==> flow/design.v (excerpt) <==
module DCIM (
    input clk,
    input rst_n,
    input in_valid,
    input [127:0] in_data1,
    input [127:0] in_data2,
    input [127:0] in_data3,
    input [127:0] in_data4, 
    output reg out_valid,
    output reg [12:0] O1,
    output reg [12:0] O2,
    output reg [12:0] O3,
    output reg [12:0] O4
);
Size in the first run: roughly 4,700 cells after synthesis, roughly 1,400 flip-flops, roughly 570 I/O pins.
clock: 3.05 ns
lec_check: 0
abc_area: 1
cap_margin: 10
core_aspect_ratio: 1.4
core_margin: 3
core_utilization: 47
cts_cluster_diameter: 372
gpl_routability_driven: 1
gpl_timing_driven: 1
max_routing_layer: met4
min_routing_layer: met2
place_density_lb_addon: 0.0
setup_slack_margin: -0.03
slew_margin: 40
tns_end_percent: 90
run.sh (not shown) runs the stock make flow with config.mk's settings and CLKGATE_MAP_FILE=.
Rerun with:
Settings changed: CAP_MARGIN 10 to 20, CORE_ASPECT_RATIO 1.4 to unset, CORE_MARGIN 3 to 2, CORE_UTILIZATION 47 to 65, CTS_CLUSTER_DIAMETER 372 to unset, CTS_CLUSTER_SIZE set to 98, GPL_ROUTABILITY_DRIVEN 1 to unset, GPL_TIMING_DRIVEN 1 to unset, MAX_ROUTING_LAYER met4 to unset, MIN_ROUTING_LAYER met2 to unset, PLACE_DENSITY_LB_ADDON 0.0 to unset, SETUP_SLACK_MARGIN -0.03 to unset, SLEW_MARGIN 40 to 20, TNS_END_PERCENT 90 to unset.
Clock period 3.05 ns to 1.21 ns, I/O delays scaled along.
=> The changed run ended with an error in global routing (DPL-0038). Area after synthesis does not change. Die area shrinks by 28%. Synthesized cell count is unchanged.
Rerun with:
Settings changed: CORE_UTILIZATION 65 to 72, PLACE_DENSITY set to 0.38.
=> The changed run ended with an error in clock tree synthesis with DPL-0038; synthesized cell count does not change; area after synthesis is unchanged; die area is lower by about 10%.
Rerun with:
Settings changed: ABC_AREA 1 to unset, CORE_UTILIZATION 72 to 70, CTS_CLUSTER_DIAMETER set to 315, CTS_CLUSTER_SIZE 98 to 14, HOLD_SLACK_MARGIN set to -0.05, PLACE_DENSITY 0.38 to unset.
Clock period 1.21 ns to 1.95 ns, I/O delays scaled along.
The changed run reached the layout checks and failed them: setup timing. Synthesized cell count falls by 12%. Die area rises by 1.5%. Synthesized area falls by 1.3%.

DCIM again, from the RTL that the note above started with.
==> flow/design.v (excerpt) <==
module DCIM (
    input clk,
    input rst_n,
    input in_valid,
    input [127:0] in_data1,
    input [127:0] in_data2,
    input [127:0] in_data3,
    input [127:0] in_data4, 
    output reg out_valid,
    output reg [12:0] O1,
    output reg [12:0] O2,
    output reg [12:0] O3,
    output reg [12:0] O4
);
Settings: LEC_CHECK=0, ABC_AREA=1, CAP_MARGIN=25, CELL_PAD_IN_SITES_DETAIL_PLACEMENT=1, CORE_ASPECT_RATIO=1.4, CORE_MARGIN=3, CORE_UTILIZATION=32, CTS_CLUSTER_DIAMETER=372, GPL_ROUTABILITY_DRIVEN=1, GPL_TIMING_DRIVEN=1, MAX_ROUTING_LAYER=met4, MIN_ROUTING_LAYER=met2, PLACE_DENSITY_LB_ADDON=0.0, SETUP_SLACK_MARGIN=0.32, SLEW_MARGIN=40, TNS_END_PERCENT=90; clock period 3.05 ns.
The starting point went through all stages and came out clean.
Edit:
==> flow/config.mk (replaced) <==
export PLATFORM = sky130hd
export DESIGN_NAME = DCIM
export DESIGN_NICKNAME = DCIM
export VERILOG_FILES = /design/flow/design.v
export SDC_FILE = /design/flow/constraint.sdc
export NUM_CORES = 4
export LEC_CHECK = 0
export CAP_MARGIN = 20
export CORE_MARGIN = 2
export CORE_UTILIZATION = 72
export SETUP_SLACK_MARGIN = 0.23
export SLEW_MARGIN = 20
==> flow/constraint.sdc (replaced) <==
create_clock -name core_clock -period 1.13 [get_ports {clk}]
set_input_delay 0.2260 -clock core_clock [delete_from_list [all_inputs] [get_ports {clk}]]
set_output_delay 0.2260 -clock core_clock [all_outputs]
set_load 0.01 [all_outputs]
With this change the flow aborted during clock tree synthesis (4_1_cts). Die size decreases by 56%. Synthesized cell count goes down by 12%. Area after synthesis decreases by 1.3%.

DCIM again, from the RTL that the note above started with.
clock: 2.4 ns
lec_check: 0
abc_area: 0
cap_margin: 15
core_margin: 9
core_utilization: 40
cts_cluster_size: 93
max_routing_layer: met4
min_routing_layer: met2
setup_slack_margin: 0.06
slew_margin: 20
tns_end_percent: 15
The starting point finished clean.
Then changed:
==> flow/config.mk (replaced) <==
export PLATFORM = sky130hd
export DESIGN_NAME = DCIM
export DESIGN_NICKNAME = DCIM
export VERILOG_FILES = /design/flow/design.v
export SDC_FILE = /design/flow/constraint.sdc
export NUM_CORES = 4
export LEC_CHECK = 0
export ABC_AREA = 1
export CAP_MARGIN = 20
export CORE_MARGIN = 2
export CORE_UTILIZATION = 72
export CTS_CLUSTER_SIZE = 10
export SLEW_MARGIN = 20
==> flow/constraint.sdc (replaced) <==
create_clock -name core_clock -period 1.21 [get_ports {clk}]
set_input_delay 0.2420 -clock core_clock [delete_from_list [all_inputs] [get_ports {clk}]]
set_output_delay 0.2420 -clock core_clock [all_outputs]
set_load 0.01 [all_outputs]
Outcome:
- Now the flow ended with an error in 4_1_cts
- die size went down by 47%
- synthesized area increases by 1.3%
- synthesized cell count grows by 13%
Then changed:
--- a/flow/config.mk
+++ b/flow/config.mk
@@ -7,7 +7,7 @@
 export LEC_CHECK = 0
-export ABC_AREA = 1
 export CAP_MARGIN = 20
 export CORE_MARGIN = 2
-export CORE_UTILIZATION = 72
-export CTS_CLUSTER_SIZE = 10
+export CORE_UTILIZATION = 70
+export CTS_CLUSTER_SIZE = 37
+export SETUP_SLACK_MARGIN = -0.13
 export SLEW_MARGIN = 20
==> flow/constraint.sdc (replaced) <==
create_clock -name core_clock -period 1.78 [get_ports {clk}]
set_input_delay 0.3560 -clock core_clock [delete_from_list [all_inputs] [get_ports {clk}]]
set_output_delay 0.3560 -clock core_clock [all_outputs]
set_load 0.01 [all_outputs]
The new run reached the layout checks and failed them: setup timing.
Area after synthesis drops by 1.3%.
Die size rises by 1.5%.
Synthesized cell count goes down by about 12%.
Then changed:
--- a/flow/config.mk
+++ b/flow/config.mk
@@ -9,5 +9,3 @@
 export CORE_MARGIN = 2
-export CORE_UTILIZATION = 70
-export CTS_CLUSTER_SIZE = 37
-export SETUP_SLACK_MARGIN = -0.13
+export CORE_UTILIZATION = 36
 export SLEW_MARGIN = 20
==> flow/constraint.sdc (replaced) <==
create_clock -name core_clock -period 2.31 [get_ports {clk}]
set_input_delay 0.4620 -clock core_clock [delete_from_list [all_inputs] [get_ports {clk}]]
set_output_delay 0.4620 -clock core_clock [all_outputs]
set_load 0.01 [all_outputs]
With this change the flow completed without violations.
Flip-flop count stays the same.
Cell area rises slightly.
Global-route usage is lower by 14 points.
Area after synthesis stays the same.
Combinational power is lower by a quarter to a third.
Clock skew went down by 0.0054 ns.

DCIM again, from the RTL that the note above started with.
Settings: LEC_CHECK=0, ABC_AREA=1, CAP_MARGIN=35, CORE_ASPECT_RATIO=1.36, CORE_MARGIN=4, CORE_UTILIZATION=48, CTS_CLUSTER_DIAMETER=21, GPL_ROUTABILITY_DRIVEN=0, GPL_TIMING_DRIVEN=0, HOLD_SLACK_MARGIN=0.2, MIN_ROUTING_LAYER=met2, SETUP_SLACK_MARGIN=0.11, SLEW_MARGIN=20, TNS_END_PERCENT=20; clock period 1.39 ns.
The starting point completed and failed the layout checks on setup timing.
==> next run, changes <==
==> flow/config.mk (replaced) <==
export PLATFORM = sky130hd
export DESIGN_NAME = DCIM
export DESIGN_NICKNAME = DCIM
export VERILOG_FILES = /design/flow/design.v
export SDC_FILE = /design/flow/constraint.sdc
export NUM_CORES = 4
export LEC_CHECK = 0
export ABC_AREA = 1
export CAP_MARGIN = 20
export CORE_MARGIN = 2
export CORE_UTILIZATION = 72
export CTS_CLUSTER_SIZE = 15
export PLACE_DENSITY_LB_ADDON = 0.01
export SETUP_SLACK_MARGIN = 0.23
export SLEW_MARGIN = 20
==> flow/constraint.sdc (replaced) <==
create_clock -name core_clock -period 1.13 [get_ports {clk}]
set_input_delay 0.2260 -clock core_clock [delete_from_list [all_inputs] [get_ports {clk}]]
set_output_delay 0.2260 -clock core_clock [all_outputs]
set_load 0.01 [all_outputs]
Now the flow ended with an error in 4_1_cts on DPL-0038; synthesized cell count stays the same; die area falls by about 35%; area after synthesis does not change.
==> next run, changes <==
==> flow/config.mk (replaced) <==
export PLATFORM = sky130hd
export DESIGN_NAME = DCIM
export DESIGN_NICKNAME = DCIM
export VERILOG_FILES = /design/flow/design.v
export SDC_FILE = /design/flow/constraint.sdc
export NUM_CORES = 4
export LEC_CHECK = 0
export CAP_MARGIN = 20
export CORE_MARGIN = 2
export CORE_UTILIZATION = 40
export SLEW_MARGIN = 20
==> flow/constraint.sdc (replaced) <==
create_clock -name core_clock -period 2.31 [get_ports {clk}]
set_input_delay 0.4620 -clock core_clock [delete_from_list [all_inputs] [get_ports {clk}]]
set_output_delay 0.4620 -clock core_clock [all_outputs]
set_load 0.01 [all_outputs]
Effect: Now the flow went through all stages and came out clean; die area went up by 76%; synthesized cell count went down by 12%; synthesized area falls by 1.3%.
==> next run, changes <==
--- a/flow/config.mk
+++ b/flow/config.mk
@@ -9,3 +9,6 @@
 export CORE_MARGIN = 2
-export CORE_UTILIZATION = 40
+export CORE_UTILIZATION = 72
+export CTS_CLUSTER_DIAMETER = 318
+export CTS_CLUSTER_SIZE = 14
+export SETUP_SLACK_MARGIN = -0.13
 export SLEW_MARGIN = 20
==> flow/constraint.sdc (replaced) <==
create_clock -name core_clock -period 1.78 [get_ports {clk}]
set_input_delay 0.3560 -clock core_clock [delete_from_list [all_inputs] [get_ports {clk}]]
set_output_delay 0.3560 -clock core_clock [all_outputs]
set_load 0.01 [all_outputs]
Now the flow ran to the end with violations: setup timing. Design area drops by 3.1%. Total power climbs by 24%. Die size drops by 44%. Sequential share of layout area climbs by 1.4 points. Via count climbs by 8.2%. Worst setup slack gets worse by 0.33 ns. Global-route usage climbs by 15 points. Cell count drops by 12%.
==> next run, changes <==
--- a/flow/config.mk
+++ b/flow/config.mk
@@ -9,6 +9,6 @@
 export CORE_MARGIN = 2
-export CORE_UTILIZATION = 72
-export CTS_CLUSTER_DIAMETER = 318
+export CORE_UTILIZATION = 67
+export CTS_CLUSTER_DIAMETER = 360
 export CTS_CLUSTER_SIZE = 14
-export SETUP_SLACK_MARGIN = -0.13
+export HOLD_SLACK_MARGIN = 0.27
 export SLEW_MARGIN = 20
==> flow/constraint.sdc (replaced) <==
create_clock -name core_clock -period 1.31 [get_ports {clk}]
set_input_delay 0.2620 -clock core_clock [delete_from_list [all_inputs] [get_ports {clk}]]
set_output_delay 0.2620 -clock core_clock [all_outputs]
set_load 0.01 [all_outputs]
With this change the flow never finished: it broke off in 4_1_cts.
Area after synthesis does not change.
Die size grows by 7.3%.
Synthesized cell count is unchanged.
==> next run, changes <==
--- a/flow/config.mk
+++ b/flow/config.mk
@@ -9,6 +9,3 @@
 export CORE_MARGIN = 2
-export CORE_UTILIZATION = 67
-export CTS_CLUSTER_DIAMETER = 360
-export CTS_CLUSTER_SIZE = 14
-export HOLD_SLACK_MARGIN = 0.27
+export CORE_UTILIZATION = 40
 export SLEW_MARGIN = 20
==> flow/constraint.sdc (replaced) <==
create_clock -name core_clock -period 2.4 [get_ports {clk}]
set_input_delay 0.4800 -clock core_clock [delete_from_list [all_inputs] [get_ports {clk}]]
set_output_delay 0.4800 -clock core_clock [all_outputs]
set_load 0.01 [all_outputs]
With this change the flow finished with timing, DRC and antenna clean.
Die size came out higher by well over a third.
Synthesized cell count does not change.
Area after synthesis does not change.

build 15:
The RTL this note starts from:
==> flow/design.v <==
module DCIM (
    input clk,
    input rst_n,
    input in_valid,
    input [127:0] in_data1,
    input [127:0] in_data2,
    input [127:0] in_data3,
    input [127:0] in_data4, 
    output reg out_valid,
    output reg [12:0] O1,
    output reg [12:0] O2,
    output reg [12:0] O3,
    output reg [12:0] O4
);
reg [127:0] in_data1_dff, in_data2_dff, in_data3_dff, in_data4_dff;
always @(posedge clk) begin
    in_data1_dff <= in_data1;
    in_data2_dff <= in_data2;
    in_data3_dff <= in_data3;
    in_data4_dff <= in_data4;
end
reg in_valid_dff, in_valid_d2, in_valid_d3, in_valid_d4, in_valid_d5, in_valid_d6, in_valid_d7, in_valid_d8;
reg [1:0] cnt;
always @(posedge clk or negedge rst_n) begin
    if (!rst_n) begin
        in_valid_dff <= 1'b0;
        in_valid_d2 <= 1'b0;
        in_valid_d3 <= 1'b0;
        in_valid_d4 <= 1'b0;
        in_valid_d5 <= 1'b0;
        in_valid_d6 <= 1'b0;
        in_valid_d7 <= 1'b0;
        in_valid_d8 <= 1'b0;
    end
    else begin
        in_valid_dff <= in_valid;
        in_valid_d2 <= in_valid_dff;
        in_valid_d3 <= in_valid_d2;
        in_valid_d4 <= in_valid_d3;
        in_valid_d5 <= in_valid_d4;
        in_valid_d6 <= in_valid_d5;
        in_valid_d7 <= in_valid_d6;
        in_valid_d8 <= in_valid_d7;
    end
end
reg [4:0] sum1_1 [0:15], sum2_1 [0:15], sum3_1 [0:15], sum4_1 [0:15];
reg [5:0] sum1_2 [0:7], sum2_2 [0:7], sum3_2 [0:7], sum4_2 [0:7];
reg [6:0] sum1_3 [0:3], sum2_3 [0:3], sum3_3 [0:3], sum4_3 [0:3];
reg [7:0] sum1_4 [0:1], sum2_4 [0:1], sum3_4 [0:1], sum4_4 [0:1];
reg [8:0] sum1_5, sum2_5, sum3_5, sum4_5;
generate
    genvar i_1;
    for (i_1 = 0; i_1 < 16; i_1 = i_1 + 1) begin
        always @(posedge clk) begin
            sum1_1[i_1] <= in_data1_dff[127-i_1*8:124-i_1*8] + in_data1_dff[123-i_1*8:120-i_1*8];
            sum2_1[i_1] <= in_data2_dff[127-i_1*8:124-i_1*8] + in_data2_dff[123-i_1*8:120-i_1*8];
            sum3_1[i_1] <= in_data3_dff[127-i_1*8:124-i_1*8] + in_data3_dff[123-i_1*8:120-i_1*8];
            sum4_1[i_1] <= in_data4_dff[127-i_1*8:124-i_1*8] + in_data4_dff[123-i_1*8:120-i_1*8];
        end
    end
endgenerate
generate
    genvar i_2;
    for (i_2 = 0; i_2 < 8; i_2 = i_2 + 1) begin
        always @(posedge clk) begin
            sum1_2[i_2] <= sum1_1[i_2*2] + sum1_1[i_2*2+1];
            sum2_2[i_2] <= sum2_1[i_2*2] + sum2_1[i_2*2+1];
            sum3_2[i_2] <= sum3_1[i_2*2] + sum3_1[i_2*2+1];
            sum4_2[i_2] <= sum4_1[i_2*2] + sum4_1[i_2*2+1];
        end
    end
endgenerate
generate
    genvar i_3;
    for (i_3 = 0; i_3 < 4; i_3 = i_3 + 1) begin
        always @(posedge clk) begin
            sum1_3[i_3] <= sum1_2[i_3*2] + sum1_2[i_3*2+1];
            sum2_3[i_3] <= sum2_2[i_3*2] + sum2_2[i_3*2+1];
            sum3_3[i_3] <= sum3_2[i_3*2] + sum3_2[i_3*2+1];
            sum4_3[i_3] <= sum4_2[i_3*2] + sum4_2[i_3*2+1];
        end
    end
endgenerate
generate
    genvar i_4;
    for (i_4 = 0; i_4 < 2; i_4 = i_4 + 1) begin
        always @(posedge clk) begin
            sum1_4[i_4] <= sum1_3[i_4*2] + sum1_3[i_4*2+1];
            sum2_4[i_4] <= sum2_3[i_4*2] + sum2_3[i_4*2+1];
            sum3_4[i_4] <= sum3_3[i_4*2] + sum3_3[i_4*2+1];
            sum4_4[i_4] <= sum4_3[i_4*2] + sum4_3[i_4*2+1];
        end
    end
endgenerate
always @(posedge clk) begin
    sum1_5 <= sum1_4[0] + sum1_4[1];
    sum2_5 <= sum2_4[0] + sum2_4[1];
    sum3_5 <= sum3_4[0] + sum3_4[1];
    sum4_5 <= sum4_4[0] + sum4_4[1];
end
always @(posedge clk or negedge rst_n) begin
    if (!rst_n) begin
        cnt <= 2'd0;
    end
    else begin
        if (in_valid_d6) begin
            cnt <= cnt + 1;
        end
    end
end
reg [12:0] sum1, sum2, sum3, sum4;
always @(posedge clk or negedge rst_n) begin
    if (!rst_n) begin
        sum1 <= 13'b0;
        sum2 <= 13'b0;
        sum3 <= 13'b0;
        sum4 <= 13'b0;
    end
    else begin
        if (in_valid_d6) begin
            if (~|cnt) begin
                sum1 <= sum1_5;
                sum2 <= sum2_5;
                sum3 <= sum3_5;
                sum4 <= sum4_5;
            end else begin
                sum1 <= {sum1[11:0], 1'b0} + sum1_5;
                sum2 <= {sum2[11:0], 1'b0} + sum2_5;
                sum3 <= {sum3[11:0], 1'b0} + sum3_5;
                sum4 <= {sum4[11:0], 1'b0} + sum4_5;
            end
        end
    end
end
always @(posedge clk or negedge rst_n) begin
    if (!rst_n) begin
        O1 <= 13'b0;
        O2 <= 13'b0;
        O3 <= 13'b0;
        O4 <= 13'b0;
    end
    else begin
        if (in_valid_d7 & ~|cnt) begin
            O1 <= sum1;
            O2 <= sum2;
            O3 <= sum3;
            O4 <= sum4;
        end 
        else begin
            O1 <= 13'b0;
            O2 <= 13'b0;
            O3 <= 13'b0;
            O4 <= 13'b0;
        end
    end
end
always @(posedge clk or negedge rst_n) begin
    if (!rst_n) begin
        out_valid <= 1'b0;
    end
    else begin
        if (in_valid_d7 & ~|cnt) begin
            out_valid <= 1'b1;
        end
        else begin
            out_valid <= 1'b0;
        end
    end
end
endmodule
clock: 1.64 ns
lec_check: 0
cap_margin: 15
core_margin: 2
core_utilization: 72
cts_cluster_diameter: 318
cts_cluster_size: 37
hold_slack_margin: 0.28
setup_slack_margin: -0.15
slew_margin: 20
Build 15 | ERROR | global routing (5_1_grt)
Setup changes, build 15 to build 56
- a deleted SETUP_SLACK_MARGIN that had been -0.15
- an added PLACE_DENSITY of 0.86
- a change of CTS_CLUSTER_DIAMETER from 318 to 374
- an added ABC_AREA of 1
- a deleted HOLD_SLACK_MARGIN that had been 0.28
- a change of CAP_MARGIN from 15 to 20
- a change of CTS_CLUSTER_SIZE from 37 to 98
- a change of the clock period (ns, I/O delays scaled along) from 1.64 to 1.21
## What came out
- Build 56: aborted in clock tree synthesis (4_1_cts) (tool error)
- Build 15 did not finish; a tool error ended it in global routing (5_1_grt).
- Build 15 → build 56: multiplexer area fraction after synthesis down 0.28 points; pre-CTS setup slack now sits at about the same level; number of nets at floorplan saw an increase.
Input-level comparison between build 44 and build 56:
- a deleted PLACE_DENSITY that had been 0.86
- an added HOLD_SLACK_MARGIN of 0.29
- an added SETUP_SLACK_MARGIN of -0.15
- a deleted ABC_AREA that had been 1
- a change of CTS_CLUSTER_SIZE from 98 to 37
- a change of CTS_CLUSTER_DIAMETER from 374 to 318
- a change of the clock period (ns, I/O delays scaled along) from 1.21 to 1.66
## What came out
In the summary table, build 44 is marked failed, with error GRT-0232 raised in global routing (5_1_grt). In the tables for build 44 and build 56, number of cells in the yosys synthesis report reads higher with build 56. Post-synthesis compound-gate area fraction for build 44: 2.3 points up relative to build 56. Build 44 has post-synthesis instance area below what build 56 had. Re register area share after synthesis: build 44 and build 56 aren't equal, and the higher value belongs to build 44.
Relative to build 44, the following input files were edited for build 30:
- CORE_UTILIZATION: 72 -> 69
- HOLD_SLACK_MARGIN: 0.29 -> 0.28
- CTS_CLUSTER_SIZE: 37 -> 14
- SETUP_SLACK_MARGIN: -0.15 -> -0.13
- the clock period (ns, I/O delays scaled along): 1.66 -> 1.3
==> comparison <==
No final results exist for build 30, since it was stopped by error DPL-0033 during clock tree synthesis (4_1_cts). Overall die width ends up higher on build 30. As far as aoi/oai-family share of the synthesized area goes, build 30 and build 44 are indistinguishable; the numbers are identical. From build 44 to build 30, Yosys chip area did not move at all. Build 30 vs. build 44: post-detailed-placement half-perimeter wirelength fell by about 4.7%; placeable core area rose by about 4.4%; number of cell rows rose by 2.1%. On overall chip area: build 30 sits above build 44. Re die height: build 44 and build 30 aren't equal, and the lower value belongs to build 44.
The inputs of build 17 differ from those of build 30 as listed below.
- CTS_CLUSTER_DIAMETER removed (was 318)
- HOLD_SLACK_MARGIN removed (was 0.28)
- CTS_CLUSTER_SIZE removed (was 14)
- MAX_ROUTING_LAYER newly set to met4
- SETUP_SLACK_MARGIN removed (was -0.13)
- CORE_UTILIZATION changed from 69 to 40
- TNS_END_PERCENT newly set to 15
- SLEW_MARGIN changed from 20 to 0
- the clock period (ns, I/O delays scaled along) changed from 1.3 to 2.4
[summary]
Build 17 ran to completion and came out clean on the timing, design-rule and antenna checks. Summary of the comparison: placed wire-length estimate after detailed placement is higher in build 17, relative to build 30. Build 30 fits on a die that is smaller than the die of build 17. Comparing build 30 against build 17, there is no change at all in mux share of post-synthesis cell area. Summary of build 17 over build 30: placement-stage cell area went down by 0.0022 mm^2, yosys cell count was more or less identical.
No activity file was given, so power comes from the tool's default toggle rates.
